Setup of south:
Design fairArb, start of the top module:
module fairArb (
	input logic [15:0] bids,
	output logic [15:0] wins,
	input logic get_next_win,
	input logic clk,
	input logic rst
		);
Size in the first run: about 380 cells after synthesis, about 23 flip-flops.
clock: 3.22 ns
lec_check: 0
cap_margin: 20
core_margin: 2
core_utilization: 58
setup_slack_margin: -0.13
slew_margin: 20
tns_end_percent: 5
run.sh (not shown) runs the stock make flow with config.mk's settings and CLKGATE_MAP_FILE=.
south: GRT-0232 in global routing -> run aborted
The following lists how north was set up differently from south:
Settings: CORE_UTILIZATION: 58 -> 57; SETUP_SLACK_MARGIN: -0.13 -> 0.65; the clock period (ns, I/O delays scaled along): 3.22 -> 4.0.
Results
Summary of north over south: post-DP HPWL rose about 1.7%; synthesized cell count about even. Synthesized cell area came out exactly the same in north and south. Compared with south, north shows placement-stage cell area that has gone down by a little under 10%. Between south and north, die area increased. The flow ran to completion for all of south and north but south, which stopped partway.

Starting RTL as in the previous note.
clock: 3.92 ns
lec_check: 0
cap_margin: 5
cell_pad_in_sites_global_placement: 0
core_margin: 2
core_utilization: 67
cts_cluster_diameter: 333
cts_cluster_size: 79
gpl_routability_driven: 1
gpl_timing_driven: 1
max_routing_layer: met4
setup_slack_margin: 0.61
slew_margin: 20
The first run stopped in global routing (5_1_grt), error GRT-0232.
Rerun with:
CAP_MARGIN = 20   (was 5)
CELL_PAD_IN_SITES_GLOBAL_PLACEMENT = default   (was 0)
CORE_UTILIZATION = 12   (was 67)
CTS_CLUSTER_DIAMETER = default   (was 333)
CTS_CLUSTER_SIZE = default   (was 79)
GPL_ROUTABILITY_DRIVEN = default   (was 1)
GPL_TIMING_DRIVEN = default   (was 1)
MAX_ROUTING_LAYER = default   (was met4)
SETUP_SLACK_MARGIN = default   (was 0.61)
clock period = 5.24 ns   (was 3.92 ns; I/O delays follow)
Effect: With this change the flow passed the timing, DRC and antenna checks; synthesized cell count does not change; die area increases to 5.2 times its value; area after synthesis does not change.
Rerun with:
CORE_UTILIZATION = 58   (was 12)
SETUP_SLACK_MARGIN = -0.25   (was default)
clock period = 2.72 ns   (was 5.24 ns; I/O delays follow)
What happened:
- This time the run died in clock tree synthesis (4_1_cts)
- area after synthesis stays the same
- synthesized cell count stays the same
- die size came out lower by 78%
Rerun with:
ABC_AREA = 1   (was default)
CORE_UTILIZATION = 64   (was 58)
SETUP_SLACK_MARGIN = 1.01   (was -0.25)
clock period = 4.43 ns   (was 2.72 ns; I/O delays follow)
This time the run passed the timing, DRC and antenna checks.
Synthesized cell count rose by 42%.
Synthesized area stays flat.
Die size fell by 8.9%.

Starting RTL as in the previous note.
clock: 2.28 ns
lec_check: 0
cap_margin: 15
core_margin: 2
core_utilization: 70
cts_cluster_diameter: 366
cts_cluster_size: 51
setup_slack_margin: 0.59
slew_margin: 20
tns_end_percent: 5
The baseline stopped in 3_5_place_dp, error DPL-0038.
Edit:
- CAP_MARGIN: 15 -> 20
- CORE_UTILIZATION: 70 -> 58
- CTS_CLUSTER_DIAMETER: 366 -> default
- CTS_CLUSTER_SIZE: 51 -> default
- SETUP_SLACK_MARGIN: 0.59 -> default
- TNS_END_PERCENT: 5 -> default
- clock period: 2.28 -> 3.47 ns (I/O delays scaled with it)
Result: The changed run did not get past 5_1_grt. Die size increases by 19%. Synthesized cell count stays the same. Synthesized area stays the same.
Edit:
- CORE_UTILIZATION: 58 -> 40
- clock period: 3.47 -> 3.51 ns (I/O delays scaled with it)
=> This time the run passed the timing, DRC and antenna checks. Synthesized cell count stays the same. Area after synthesis does not change. Die area goes up by 42%.
Edit:
- CORE_UTILIZATION: 40 -> 65
- clock period: 3.51 -> 3.26 ns (I/O delays scaled with it)
Outcome: Now the flow died in 4_1_cts. Synthesized cell count stays the same. Die area shrinks by well over a third. Synthesized area stays the same.

fairArb again, from the RTL that the note above started with.
make LEC_CHECK=0 CAP_MARGIN=10 CELL_PAD_IN_SITES_DETAIL_PLACEMENT=1 CELL_PAD_IN_SITES_GLOBAL_PLACEMENT=1 CORE_ASPECT_RATIO=0.88 CORE_MARGIN=2 CORE_UTILIZATION=40 GPL_TIMING_DRIVEN=0 HOLD_SLACK_MARGIN=0.21 MAX_ROUTING_LAYER=met4 MIN_ROUTING_LAYER=met2 PLACE_DENSITY_LB_ADDON=0.26 SETUP_SLACK_MARGIN=1.11 SLEW_MARGIN=25 TNS_END_PERCENT=5 finish   # period 4.0 ns
The first run did not get past global routing (5_1_grt) on GRT-0116.
Edit:
--- a/flow/config.mk
+++ b/flow/config.mk
@@ -9,2 +8,0 @@
-export CELL_PAD_IN_SITES_DETAIL_PLACEMENT = 1
-export CELL_PAD_IN_SITES_GLOBAL_PLACEMENT = 1
@@ -15,3 +13,2 @@
-export HOLD_SLACK_MARGIN = 0.21
-export MAX_ROUTING_LAYER = met4
-export MIN_ROUTING_LAYER = met2
+export HOLD_SLACK_MARGIN = 0.24
+export MIN_ROUTING_LAYER = met1
@@ -19,2 +16 @@
-export SETUP_SLACK_MARGIN = 1.11
-export SLEW_MARGIN = 25
+export SLEW_MARGIN = 20
Result: The changed run passed the timing, DRC and antenna checks. Die size is unchanged. Synthesized cell count is unchanged. Area after synthesis is unchanged.
Edit:
==> flow/config.mk (replaced) <==
export PLATFORM = sky130hd
export DESIGN_NAME = fairArb
export DESIGN_NICKNAME = fairArb
export VERILOG_FILES = /design/flow/design.v
export SDC_FILE = /design/flow/constraint.sdc
export NUM_CORES = 4
export LEC_CHECK = 0
export ABC_AREA = 1
export CAP_MARGIN = 20
export CORE_ASPECT_RATIO = 0.5
export CORE_MARGIN = 2
export CORE_UTILIZATION = 60
export HOLD_SLACK_MARGIN = -0.07
export SLEW_MARGIN = 20
export TNS_END_PERCENT = 5
The changed run completed with no timing, DRC or antenna violations; setup slack is better by 0.34 ns; design area fell by 6.6%; routed wire length drops by 13%; sequential share of layout area increases by 0.97 points; synthesized cell count came out higher by 42%; count of clock-buffer cells in the layout stays the same; critical path depth came out higher by 4.
Edit:
--- a/flow/config.mk
+++ b/flow/config.mk
@@ -11 +11 @@
-export CORE_MARGIN = 2
+export CORE_MARGIN = 9
@@ -13 +13,3 @@
-export HOLD_SLACK_MARGIN = -0.07
+export CTS_CLUSTER_DIAMETER = 23
+export CTS_CLUSTER_SIZE = 99
+export SETUP_SLACK_MARGIN = 0.66
Result:
- The changed run went through all stages and came out clean
- fmax is higher by 5.9%
- via count rises by about 3.4%
- worst hold slack gets worse by 0.014 ns
- routed wire length rises by 6.9%
- setup slack gets better by 0.20 ns
- sequential power barely changes
- total power rises by 3.8%
- count of clock-buffer cells in the layout stays the same
- area after synthesis stays the same
- combinational power is higher by about 6.5%
Edit:
==> flow/config.mk (replaced) <==
export PLATFORM = sky130hd
export DESIGN_NAME = fairArb
export DESIGN_NICKNAME = fairArb
export VERILOG_FILES = /design/flow/design.v
export SDC_FILE = /design/flow/constraint.sdc
export NUM_CORES = 4
export LEC_CHECK = 0
export CAP_MARGIN = 20
export CORE_MARGIN = 2
export CORE_UTILIZATION = 40
export MAX_ROUTING_LAYER = met4
export SLEW_MARGIN = 20
export TNS_END_PERCENT = 85
Clock skew hardly moves. Setup slack is worse by 0.50 ns. Wire length is higher by 6.0%.
Edit:
--- a/flow/config.mk
+++ b/flow/config.mk
@@ -7,0 +8 @@
+export ABC_AREA = 1
@@ -9 +10,2 @@
-export CORE_MARGIN = 2
+export CORE_ASPECT_RATIO = 0.5
+export CORE_MARGIN = 9
@@ -11 +13,3 @@
-export MAX_ROUTING_LAYER = met4
+export CTS_CLUSTER_DIAMETER = 344
+export CTS_CLUSTER_SIZE = 99
+export PLACE_DENSITY = 0.35
@@ -13 +17 @@
-export TNS_END_PERCENT = 85
+export TNS_END_PERCENT = 5
Result: Non-clock buffer count shrinks by 67. Routed wire length fell by a few percent. Worst hold slack loses 0.033 ns. Clock power goes up by well over a third. Critical path depth went up by 3. Worst setup slack is better by 0.24 ns. Utilization decreases by 4.9 points. Clock-buffer cell count does not change. Sequential share of layout area came out higher by 1.5 points. Die size came out higher by well over a third.

fairArb again, from the RTL that the note above started with.
export LEC_CHECK = 0
export ABC_AREA = 1
export CAP_MARGIN = 20
export CORE_MARGIN = 2
export CORE_UTILIZATION = 60
export CTS_CLUSTER_DIAMETER = 239
export PLACE_DENSITY = 0.37
export SLEW_MARGIN = 20
create_clock -name core_clock -period 3.81 [get_ports {clk}]
The baseline ran to the end with no violations.
Edit:
Settings changed: ABC_AREA 1 to default, CTS_CLUSTER_DIAMETER 239 to default.
Clock period 3.81 ns to 5.24 ns, I/O delays scaled along.
=>
- The changed run produced a clean layout
- total power fell by 37%
- count of clock-buffer cells in the layout rose by 1
- area after synthesis stays flat
- final cell count fell by 27%
- setup slack improved by 0.45 ns
- die size stays flat
Edit:
Settings changed: CORE_UTILIZATION 60 to 40, PLACE_DENSITY 0.37 to default.
Clock period 5.24 ns to 3.75 ns, I/O delays scaled along.
What happened: Final cell count rose by 28%. Hold slack barely changes. Non-clock buffer count goes up by 100. Total power rises by 55%. Routed wire length climbs by 11%. Sequential share of layout area decreases by 3.1 points.

Starting RTL as in the previous note.
// fairArb
module fairArb (
	input logic [15:0] bids,
	output logic [15:0] wins,
	input logic get_next_win,
	input logic clk,
	input logic rst
		);
	parameter SIZE = 3;
	parameter S0=3'b000, S1=3'b001, S2=3'b010, S3=3'b011, S4=3'b100, S5=3'b101, S6=3'b110;
	logic [SIZE-1:0] state;
	logic [SIZE-1:0] next_state;
	logic [3:0] dec1;
	logic [3:0] dec2;
	logic [15:0] bid1;
	logic [15:0] bid2;
	logic [15:0] b [15:0];
	logic [15:0] d [15:0];
	logic [15:0] out_check;
	logic [3:0] new_priority;
	logic [3:0] pr_in;
	logic [15:0] bids_cycle_f;
	logic [3:0] priority_f;
	logic [3:0] priority_d;
	logic [15:0] wins_d;
	logic sB, sD;
	logic [1:0] sC;
	always @ (*) begin
		case (sC)
			2'b00: priority_d = dec2;
			2'b01: priority_d = priority_f;
			2'b10: priority_d = pr_in;
			2'b11: priority_d = 0;
		endcase
	end
	always @ (*) begin
		case (sB)
			1'b0: wins_d = bid1;
			1'b1: wins_d = bid2;
		endcase
	end
	always @ (*) begin
		case (sD)
			1'b0: begin
				bid2 = out_check;
				pr_in = new_priority + 1;
			end
			1'b1: begin
				bid2 = d[priority_f];
				pr_in = priority_f + 1;
			end
		endcase
	end
	always @ (*) begin
		bids_cycle_f = bids;
		next_state = S0;
		new_priority = 4'd0;
		out_check = 16'd0;
		if ((bids_cycle_f & 16'd1) != 16'b0) begin
			bid1 = 16'd1;
		end
		else if ((bids_cycle_f & 16'd2) != 16'b0) begin
			bid1 = 16'd2;
		end
		else if ((bids_cycle_f & 16'd4) != 16'b0) begin
			bid1 = 16'd4;
		end
		else if ((bids_cycle_f & 16'd8) != 16'b0) begin
			bid1 = 16'd8;
		end
		else if ((bids_cycle_f & 16'd16) != 16'b0) begin
			bid1 = 16'd16;
		end
		else if ((bids_cycle_f & 16'd32) != 16'b0) begin
			bid1 = 16'd32;
		end
		else if ((bids_cycle_f & 16'd64) != 16'b0) begin
			bid1 = 16'd64;
		end
		else if ((bids_cycle_f & 16'd128) != 16'b0) begin
			bid1 = 16'd128;
		end
		else if ((bids_cycle_f & 16'd256) != 16'b0) begin
			bid1 = 16'd256;
		end
		else if ((bids_cycle_f & 16'd512) != 16'b0) begin
			bid1 = 16'd512;
		end
		else if ((bids_cycle_f & 16'd1024) != 16'b0) begin
			bid1 = 16'd1024;
		end
		else if ((bids_cycle_f & 16'd2048) != 16'b0) begin
			bid1 = 16'd2048;
		end
  ...
Settings: LEC_CHECK=0, CAP_MARGIN=5, CELL_PAD_IN_SITES_GLOBAL_PLACEMENT=0, CORE_MARGIN=2, CORE_UTILIZATION=65, CTS_CLUSTER_DIAMETER=41, CTS_CLUSTER_SIZE=79, GPL_ROUTABILITY_DRIVEN=1, GPL_TIMING_DRIVEN=1, MAX_ROUTING_LAYER=met4, SETUP_SLACK_MARGIN=-0.1, SLEW_MARGIN=20; clock period 3.25 ns.
The starting point aborted during clock tree synthesis (DPL-0038).
Edit:
CAP_MARGIN = 35   (was 5)
CELL_PAD_IN_SITES_GLOBAL_PLACEMENT = not set   (was 0)
CTS_CLUSTER_DIAMETER = 52   (was 41)
CTS_CLUSTER_SIZE = not set   (was 79)
GPL_ROUTABILITY_DRIVEN = not set   (was 1)
GPL_TIMING_DRIVEN = not set   (was 1)
MAX_ROUTING_LAYER = not set   (was met4)
SETUP_SLACK_MARGIN = 0.65   (was -0.1)
TNS_END_PERCENT = 5   (was not set)
clock period = 4.0 ns   (was 3.25 ns; I/O delays follow)
The changed run ended with an error in global routing with GRT-0232.
Area after synthesis is unchanged.
Die area is unchanged.
Synthesized cell count stays the same.
Edit:
CAP_MARGIN = 10   (was 35)
CORE_ASPECT_RATIO = 0.88   (was not set)
CORE_UTILIZATION = 40   (was 65)
CTS_CLUSTER_DIAMETER = not set   (was 52)
GPL_TIMING_DRIVEN = 0   (was not set)
MIN_ROUTING_LAYER = met1   (was not set)
PLACE_DENSITY_LB_ADDON = 0.26   (was not set)
SETUP_SLACK_MARGIN = not set   (was 0.65)
Result: The new run finished clean. Die size came out higher by 58%. Area after synthesis is unchanged. Synthesized cell count does not change.
Power figures rest on the tool's default switching activity, not on a simulated workload.
